== run A ==
Design motor_ctrl, start of the top module:
module motor_ctrl
  #(parameter
    CLK_FREQ = 100_000,
    localparam
    BAND_WIDTH         = 32,
    ONE_ROTATION_PULSE = 630,  
    SAMPLING_RATE      = 100,  
    PWM_PERIOD         = 40,   
    PWM_PERIOD_CYCLE   = (CLK_FREQ / 100_000) * PWM_PERIOD)
   (output logic                  pwm,
    output logic                  dir,
    output logic [BAND_WIDTH-1:0] pulse_width,
    output logic [BAND_WIDTH-1:0] rot_cnt,
    input  logic [31:0]           target_rot_v,
    input  logic [31:0]           p_gain,
    input  logic                  sa,
    input  logic                  sb,
    input  logic                  clk,
    input  logic                  rstn);
==> flow/config.mk <==
export PLATFORM = sky130hd
export DESIGN_NAME = motor_ctrl
export DESIGN_NICKNAME = motor_ctrl
export VERILOG_FILES = /design/flow/design.v
export SDC_FILE = /design/flow/constraint.sdc
export NUM_CORES = 4
export LEC_CHECK = 0
export CAP_MARGIN = 10
export CELL_PAD_IN_SITES_DETAIL_PLACEMENT = 0
export CELL_PAD_IN_SITES_GLOBAL_PLACEMENT = 3
export CORE_ASPECT_RATIO = 0.55
export CORE_MARGIN = 2
export CORE_UTILIZATION = 69
export CTS_CLUSTER_DIAMETER = 81
export CTS_CLUSTER_SIZE = 98
export GPL_ROUTABILITY_DRIVEN = 0
export GPL_TIMING_DRIVEN = 1
export MIN_ROUTING_LAYER = met1
export PLACE_DENSITY_LB_ADDON = 0.14
export SETUP_SLACK_MARGIN = 2.18
export SLEW_MARGIN = 20
export TNS_END_PERCENT = 35
==> flow/constraint.sdc <==
create_clock -name core_clock -period 12.6 [get_ports {clk}]
set_input_delay 2.5200 -clock core_clock [delete_from_list [all_inputs] [get_ports {clk}]]
set_output_delay 2.5200 -clock core_clock [all_outputs]
set_load 0.01 [all_outputs]
run.sh (not shown) runs the stock make flow with config.mk's settings and CLKGATE_MAP_FILE=.
Run A is listed as incomplete: the tool reported an error in global placement without I/O (3_1_place_gp_skip_io) and the run ended there.
#### Input delta (run B over run A)
# run A
export LEC_CHECK = 0
export CAP_MARGIN = 10
export CELL_PAD_IN_SITES_DETAIL_PLACEMENT = 0
export CELL_PAD_IN_SITES_GLOBAL_PLACEMENT = 3
export CORE_ASPECT_RATIO = 0.55
export CORE_MARGIN = 2
export CORE_UTILIZATION = 69
export CTS_CLUSTER_DIAMETER = 81
export CTS_CLUSTER_SIZE = 98
export GPL_ROUTABILITY_DRIVEN = 0
export GPL_TIMING_DRIVEN = 1
export MIN_ROUTING_LAYER = met1
export PLACE_DENSITY_LB_ADDON = 0.14
export SETUP_SLACK_MARGIN = 2.18
export SLEW_MARGIN = 20
export TNS_END_PERCENT = 35
create_clock -name core_clock -period 12.6 [get_ports {clk}]
# run B
export LEC_CHECK = 0
export CAP_MARGIN = 20
export CORE_MARGIN = 2
export CORE_UTILIZATION = 39
export PLACE_DENSITY = 0.6
export SLEW_MARGIN = 20
create_clock -name core_clock -period 8.84 [get_ports {clk}]
## What came out
Run B has completed all stages; timing, DRC and antenna checks passed. Stage in which a tool error killed run A: global placement without I/O (3_1_place_gp_skip_io). From run B to run A, number of enable-type register cells in the synthesized netlist did not move at all. Diff run A..run B | area fraction in mux cells | unchanged. Going from run A to run B, synthesized area about even; die width shrank by about 1.3%; post-synthesis cell count saw little to no change; vertical extent of the die grew by 170 µm; share of async-settable or async-resettable flops after synthesis held. Going from run A to run B, the initial standard-cell utilization of the core was found to have gone down by 30 points.
The inputs of run C differ from those of run B as listed below.
# run B
export LEC_CHECK = 0
export CAP_MARGIN = 20
export CORE_MARGIN = 2
export CORE_UTILIZATION = 39
export PLACE_DENSITY = 0.6
export SLEW_MARGIN = 20
create_clock -name core_clock -period 8.84 [get_ports {clk}]
# run C
export LEC_CHECK = 0
export ABC_AREA = 0
export CAP_MARGIN = 20
export CORE_MARGIN = 2
export CORE_UTILIZATION = 72
export HOLD_SLACK_MARGIN = 0.29
export PLACE_DENSITY = 0.35
export SETUP_SLACK_MARGIN = 1.36
export SLEW_MARGIN = 20
create_clock -name core_clock -period 4.81 [get_ports {clk}]
[summary]
- Finished, but not clean: run C, with negative setup slack.
- Compared with run B, run C shows a lower clock share of power.
- When run C is set beside run B, its average via count per standard cell turns out to be 1.0 larger.
- Taking run B as the reference point, the count of cells resized by post-cts repair of run C rises by 169.
- Compared with run B, run C shows detail-routed net length per standard cell that has gone up by more than 10%.
- The highest clock rate in run C sits 12% above the value recorded for run B.
- From run B to run C the numbers moved as follows: final worst-path setup slack -3.11 ns; number of buffers added by the clock tree synthesis step -3; total global routing track utilization +20 points; post-layout total power +about 100%.
Input-level comparison between run D and run C:
# run C
export LEC_CHECK = 0
export ABC_AREA = 0
export CAP_MARGIN = 20
export CORE_MARGIN = 2
export CORE_UTILIZATION = 72
export HOLD_SLACK_MARGIN = 0.29
export PLACE_DENSITY = 0.35
export SETUP_SLACK_MARGIN = 1.36
export SLEW_MARGIN = 20
create_clock -name core_clock -period 4.81 [get_ports {clk}]
# run D
export LEC_CHECK = 0
export CAP_MARGIN = 0
export CORE_MARGIN = 2
export CORE_UTILIZATION = 72
export CTS_CLUSTER_DIAMETER = 64
export PLACE_DENSITY = 0.6
export SETUP_SLACK_MARGIN = -0.54
export SLEW_MARGIN = 20
create_clock -name core_clock -period 5.51 [get_ports {clk}]
Notes after the runs:
What the final checks of run D revealed, after a flow that finished every stage, was a layout that fails on negative setup slack. From the logs: run C reached the end of the flow and failed the layout checks with negative setup slack. Sequential share of layout area in run D vs run C: up 0.22 points. Run D ends up with a utilization after layout that is 2.6 points lower than in run C. Run D vs. run C: part of the total power dissipated in the clock network now larger; combinational power share now smaller. Taking run C as the reference point, the multi-input combinational area share of run D rises by 0.29 points. Re power after layout: run D is about 15% down on run C. The lower worst setup slack of run C and run D is in run C. Cmp run C and run D / highest cell delay on the worst timing path / higher: run D. Between run D and run C, the worst hold slack does not differ in any meaningful way. Routability congestion estimate | run D above run C. Run C vs run D, critical path capture point: p_ctrl_inst.p_term_r[27] vs p_ctrl_inst.p_term_r[30].
Power and IR drop assume default switching activity.
